Design breakout, start of the top module:
module breakout
	(
		input         clk,
		input         resetn,        
		input  [1:0]  go,            
		input         paddle_tick,   
		input         ball_tick,     
		output [8:0]  x,
		output [7:0]  y,
		output [2:0]  colour,
		output        plot
	);
Size: ~2400 cells after synthesis, roughly 27 I/O pins.
Settings: LEC_CHECK=0, ABC_AREA=1, CAP_MARGIN=20, CORE_MARGIN=2, CORE_UTILIZATION=68, CTS_CLUSTER_SIZE=13, SETUP_SLACK_MARGIN=1.85, SLEW_MARGIN=20; clock period 7.0 ns.
run.sh (not shown) runs the stock make flow with config.mk's settings and CLKGATE_MAP_FILE=.
The first run died in 5_1_grt.
==> next run, changes <==
ABC_AREA = unset   (was 1)
CORE_UTILIZATION = 40   (was 68)
CTS_CLUSTER_SIZE = unset   (was 13)
SETUP_SLACK_MARGIN = unset   (was 1.85)
clock period = 20.0 ns   (was 7.0 ns; I/O delays follow)
Now the flow went through all stages and came out clean.
Die area climbs by 78%.
Synthesized area increases by 6.0%.
Synthesized cell count went down by 6.9%.
==> next run, changes <==
CAP_MARGIN = 10   (was 20)
CELL_PAD_IN_SITES_GLOBAL_PLACEMENT = 3   (was unset)
CORE_ASPECT_RATIO = 1.49   (was unset)
CORE_MARGIN = 5   (was 2)
CORE_UTILIZATION = 54   (was 40)
CTS_CLUSTER_SIZE = 47   (was unset)
HOLD_SLACK_MARGIN = 0.03   (was unset)
MAX_ROUTING_LAYER = met5   (was unset)
PLACE_DENSITY_LB_ADDON = 0.09   (was unset)
TNS_END_PERCENT = 25   (was unset)
What happened: The new run stopped in 3_1_place_gp_skip_io; area after synthesis does not change; die size came out lower by about a fifth; synthesized cell count does not change.

========
Starting RTL as in the previous note.
clock: 10.8 ns
lec_check: 0
cap_margin: 20
core_margin: 2
core_utilization: 72
cts_cluster_size: 37
place_density: 0.67
slew_margin: 40
The starting point passed the timing, design-rule and antenna checks.
Then changed:
- CORE_UTILIZATION: 72 -> 22
- CTS_CLUSTER_SIZE: 37 -> not set
- PLACE_DENSITY: 0.67 -> not set
- SLEW_MARGIN: 40 -> 20
- clock period: 10.8 -> 9.36 ns (I/O delays scaled with it)
After rerunning: Total power rose by about 15%; setup slack degrades by 1.2 ns; cell count rose by about 30%; first-iteration DRC count fell by 46%; critical path depth fell by 1; clock skew fell by 0.0098 ns; flip-flop count does not change; final area rose by 5.2%.
Then changed:
- ABC_AREA: not set -> 1
- CORE_UTILIZATION: 22 -> 72
- CTS_CLUSTER_DIAMETER: not set -> 318
- CTS_CLUSTER_SIZE: not set -> 13
- clock period: 9.36 -> 7.66 ns (I/O delays scaled with it)
Now the flow aborted during 5_1_grt on ODB-0269.
Die area came out lower by 70%.
Synthesized area went down by 5.7%.
Synthesized cell count climbs by 7.4%.

========
breakout again, from the RTL that the note above started with.
export LEC_CHECK = 0
export CAP_MARGIN = 20
export CORE_MARGIN = 2
export CORE_UTILIZATION = 70
export SETUP_SLACK_MARGIN = 2.02
export SLEW_MARGIN = 20
create_clock -name core_clock -period 8.22 [get_ports {clk}]
Next try:
--- a/flow/config.mk
+++ b/flow/config.mk
@@ -8,5 +8,6 @@
 export CAP_MARGIN = 20
 export CORE_MARGIN = 2
-export CORE_UTILIZATION = 70
-export SETUP_SLACK_MARGIN = 2.02
+export CORE_UTILIZATION = 40
+export HOLD_SLACK_MARGIN = -0.1
+export PLACE_DENSITY_LB_ADDON = 0.08
 export SLEW_MARGIN = 20
==> flow/constraint.sdc (replaced) <==
create_clock -name core_clock -period 20.0 [get_ports {clk}]
set_input_delay 4.0000 -clock core_clock [delete_from_list [all_inputs] [get_ports {clk}]]
set_output_delay 4.0000 -clock core_clock [all_outputs]
set_load 0.01 [all_outputs]
What happened:
- The new run went through all stages and came out clean
- core utilization is lower by 39 points
- clock power came out lower by 58%
- wire length is lower by 3.7%
- global-route usage falls by 16 points
- power falls by 60%
- clock skew rises by 0.011 ns
- clock-buffer cell count rises by 5

========
Starting RTL as in the previous note.
## breakout
module breakout
	(
		input         clk,
		input         resetn,        
		input  [1:0]  go,            
		input         paddle_tick,   
		input         ball_tick,     
		output [8:0]  x,
		output [7:0]  y,
		output [2:0]  colour,
		output        plot
	);
Settings: LEC_CHECK=0, ABC_AREA=0, CAP_MARGIN=20, CELL_PAD_IN_SITES_DETAIL_PLACEMENT=2, CORE_MARGIN=9, CORE_UTILIZATION=37, CTS_CLUSTER_DIAMETER=235, MAX_ROUTING_LAYER=met4, PLACE_DENSITY=0.82, SLEW_MARGIN=20; clock period 6.58 ns.
The first run failed in 5_1_grt.
Next try:
Settings changed: ABC_AREA 0 to not set, CELL_PAD_IN_SITES_DETAIL_PLACEMENT 2 to not set, CORE_MARGIN 9 to 2, CORE_UTILIZATION 37 to 67, CTS_CLUSTER_DIAMETER 235 to not set, CTS_CLUSTER_SIZE set to 37, MAX_ROUTING_LAYER met4 to not set, PLACE_DENSITY 0.82 to not set, SLEW_MARGIN 20 to 40.
Clock period 6.58 ns to 10.4 ns, I/O delays scaled along.
Outcome: Now the flow produced a clean layout; die area came out lower by well over a third; synthesized area does not change; synthesized cell count does not change.
Next try:
Settings changed: ABC_AREA set to 1, CORE_UTILIZATION 67 to 72, CTS_CLUSTER_SIZE 37 to not set, PLACE_DENSITY set to 0.84, SLEW_MARGIN 40 to 20.
Clock period 10.4 ns to 8.68 ns, I/O delays scaled along.
The changed run failed in 5_1_grt with GRT-0232.
Die area went down by 12%.
Synthesized area went down by 5.7%.
Synthesized cell count went up by 7.4%.
Next try:
Settings changed: ABC_AREA 1 to not set, CORE_UTILIZATION 72 to 66, CTS_CLUSTER_SIZE set to 21, PLACE_DENSITY 0.84 to not set.
Clock period 8.68 ns to 6.72 ns, I/O delays scaled along.
- The new run reached the layout checks and failed them: negative setup slack
- die size increases by about a fifth
- area after synthesis increases by a few percent
- synthesized cell count decreases by a few percent
Next try:
Settings changed: CORE_UTILIZATION 66 to 72, CTS_CLUSTER_SIZE 21 to not set.
Clock period 6.72 ns to 8.68 ns, I/O delays scaled along.
What happened: This time the run finished with timing, DRC and antenna clean. Final cell count is lower by 9.2%. Count of clock-buffer cells in the layout grows by 2. Hold slack gains 0.0033 ns. Combinational power came out lower by 31%. Register-to-register slack gets better by 1.3 ns. Clock skew drops by 0.016 ns. Worst setup slack gains 1.3 ns. Cell area goes down by 13%. Total power fell by 23%. Wire length falls by 6.9%.

========
tundra:
Starting RTL as in the previous note.
Design breakout, start of the top module:
module breakout
	(
		input         clk,
		input         resetn,        
		input  [1:0]  go,            
		input         paddle_tick,   
		input         ball_tick,     
		output [8:0]  x,
		output [7:0]  y,
		output [2:0]  colour,
		output        plot
	);
Settings: LEC_CHECK=0, CAP_MARGIN=20, CELL_PAD_IN_SITES_DETAIL_PLACEMENT=1, CORE_MARGIN=2, CORE_UTILIZATION=40, HOLD_SLACK_MARGIN=-0.1, MIN_ROUTING_LAYER=met2, PLACE_DENSITY_LB_ADDON=0.08, SETUP_SLACK_MARGIN=1.41, SLEW_MARGIN=20; clock period 20.0 ns.
diff inputs: tundra => violet
Settings: SETUP_SLACK_MARGIN: 1.41 -> unset; CORE_UTILIZATION: 40 -> 66; CELL_PAD_IN_SITES_DETAIL_PLACEMENT: 1 -> unset; MIN_ROUTING_LAYER: met2 -> unset; HOLD_SLACK_MARGIN: -0.1 -> unset; PLACE_DENSITY_LB_ADDON: 0.08 -> unset; the clock period (ns, I/O delays scaled along): 20.0 -> 6.72.
[summary]
- What violet reported for layout buffer count excluding clock buffers has to be multiplied by 0.13 to get the figure for tundra.
- tundra → violet: total detailed-routing wirelength shows a reduction of 4800 um, effective utilization at floorplan now sits higher, number of multi-input logic gates about even, sequential power higher, minimum clock period has decreased.
- [violet] flow finished | final checks: failed | reasons: negative setup slack
Input-level comparison between willow and violet:
Settings: a change of CORE_UTILIZATION from 66 to 40; a change of the clock period (ns, I/O delays scaled along) from 6.72 to 9.36.
## What came out
- willow against violet: pre-CTS setup slack increased by 1.51 ns relative to the old numbers; DRC violation count after routing held steady; number of non-clock buffers in the layout fell by about 90%; first-pass GRT wire length dropped 4800 um.
- Path length in cells of the critical path was higher in violet than in willow.
- Going from violet to willow, power share of the combinational group shrinks by 5.6 points.
- Sort willow and violet by cell area after layout desc -> top: violet
- Sequential power came out lower on willow than on violet.
- Of violet and willow, just one finished clean: willow.

========
Starting RTL as in the previous note.
==> flow/design.v (excerpt) <==
module breakout
	(
		input         clk,
		input         resetn,        
		input  [1:0]  go,            
		input         paddle_tick,   
		input         ball_tick,     
		output [8:0]  x,
		output [7:0]  y,
		output [2:0]  colour,
		output        plot
	);
==> flow/config.mk <==
export PLATFORM = sky130hd
export DESIGN_NAME = breakout
export DESIGN_NICKNAME = breakout
export VERILOG_FILES = /design/flow/design.v
export SDC_FILE = /design/flow/constraint.sdc
export NUM_CORES = 4
export LEC_CHECK = 0
export CAP_MARGIN = 20
export CORE_ASPECT_RATIO = 1.49
export CORE_MARGIN = 5
export CORE_UTILIZATION = 54
export CTS_CLUSTER_SIZE = 47
export MAX_ROUTING_LAYER = met4
export PLACE_DENSITY_LB_ADDON = 0.09
export SLEW_MARGIN = 20
==> flow/constraint.sdc <==
create_clock -name core_clock -period 20.0 [get_ports {clk}]
set_input_delay 4.0000 -clock core_clock [delete_from_list [all_inputs] [get_ports {clk}]]
set_output_delay 4.0000 -clock core_clock [all_outputs]
set_load 0.01 [all_outputs]
==> next run, changes <==
--- a/flow/config.mk
+++ b/flow/config.mk
@@ -7,9 +7,15 @@
 export LEC_CHECK = 0
-export CAP_MARGIN = 20
+export ABC_AREA = 0
+export CAP_MARGIN = 30
+export CELL_PAD_IN_SITES_DETAIL_PLACEMENT = 2
+export CELL_PAD_IN_SITES_GLOBAL_PLACEMENT = 3
 export CORE_ASPECT_RATIO = 1.49
-export CORE_MARGIN = 5
+export CORE_MARGIN = 2
 export CORE_UTILIZATION = 54
 export CTS_CLUSTER_SIZE = 47
-export MAX_ROUTING_LAYER = met4
+export GPL_ROUTABILITY_DRIVEN = 0
+export HOLD_SLACK_MARGIN = 0.03
+export MAX_ROUTING_LAYER = met5
 export PLACE_DENSITY_LB_ADDON = 0.09
 export SLEW_MARGIN = 20
+export TNS_END_PERCENT = 25
- This time the run failed in global placement without I/O
- die size fell by 6.3%
- synthesized area does not change
- synthesized cell count does not change
==> next run, changes <==
==> flow/config.mk (replaced) <==
export PLATFORM = sky130hd
export DESIGN_NAME = breakout
export DESIGN_NICKNAME = breakout
export VERILOG_FILES = /design/flow/design.v
export SDC_FILE = /design/flow/constraint.sdc
export NUM_CORES = 4
export LEC_CHECK = 0
export CAP_MARGIN = 20
export CORE_MARGIN = 2
export CORE_UTILIZATION = 72
export CTS_CLUSTER_SIZE = 13
export SLEW_MARGIN = 20
==> flow/constraint.sdc (replaced) <==
create_clock -name core_clock -period 6.77 [get_ports {clk}]
set_input_delay 1.3540 -clock core_clock [delete_from_list [all_inputs] [get_ports {clk}]]
set_output_delay 1.3540 -clock core_clock [all_outputs]
set_load 0.01 [all_outputs]
Outcome: The changed run completed and failed the layout checks on setup timing; synthesized cell count stays the same; die area fell by 25%; synthesized area does not change.

========
Starting RTL as in the previous note.
make LEC_CHECK=0 ABC_AREA=1 CAP_MARGIN=20 CORE_MARGIN=2 CORE_UTILIZATION=72 CTS_CLUSTER_DIAMETER=308 CTS_CLUSTER_SIZE=10 PLACE_DENSITY_LB_ADDON=0.12 SETUP_SLACK_MARGIN=1.54 SLEW_MARGIN=20 finish   # period 5.18 ns
The starting point failed in global routing on GRT-0183.
Rerun with:
- CORE_ASPECT_RATIO: not set -> 1.43
- CTS_CLUSTER_DIAMETER: 308 -> 340
The new run died in global routing.
Synthesized area stays the same.
Die area is about the same.
Synthesized cell count stays the same.
Rerun with:
- CORE_ASPECT_RATIO: 1.43 -> 0.71
- CTS_CLUSTER_DIAMETER: 340 -> 343
- HOLD_SLACK_MARGIN: not set -> 0.3
=> The new run did not get past global routing. Die area barely changes. Synthesized cell count does not change. Area after synthesis stays the same.
Rerun with:
- CORE_ASPECT_RATIO: 0.71 -> not set
- CTS_CLUSTER_DIAMETER: 343 -> not set
- CTS_CLUSTER_SIZE: 10 -> 13
- HOLD_SLACK_MARGIN: 0.3 -> not set
- PLACE_DENSITY_LB_ADDON: 0.12 -> not set
- SETUP_SLACK_MARGIN: 1.54 -> 1.94
- clock period: 5.18 -> 6.77 ns (I/O delays scaled with it)
Outcome: The changed run stopped in global routing, error GRT-0116. Area after synthesis stays the same. Die area stays flat. Synthesized cell count is unchanged.
No activity file was given, so power comes from the tool's default toggle rates.
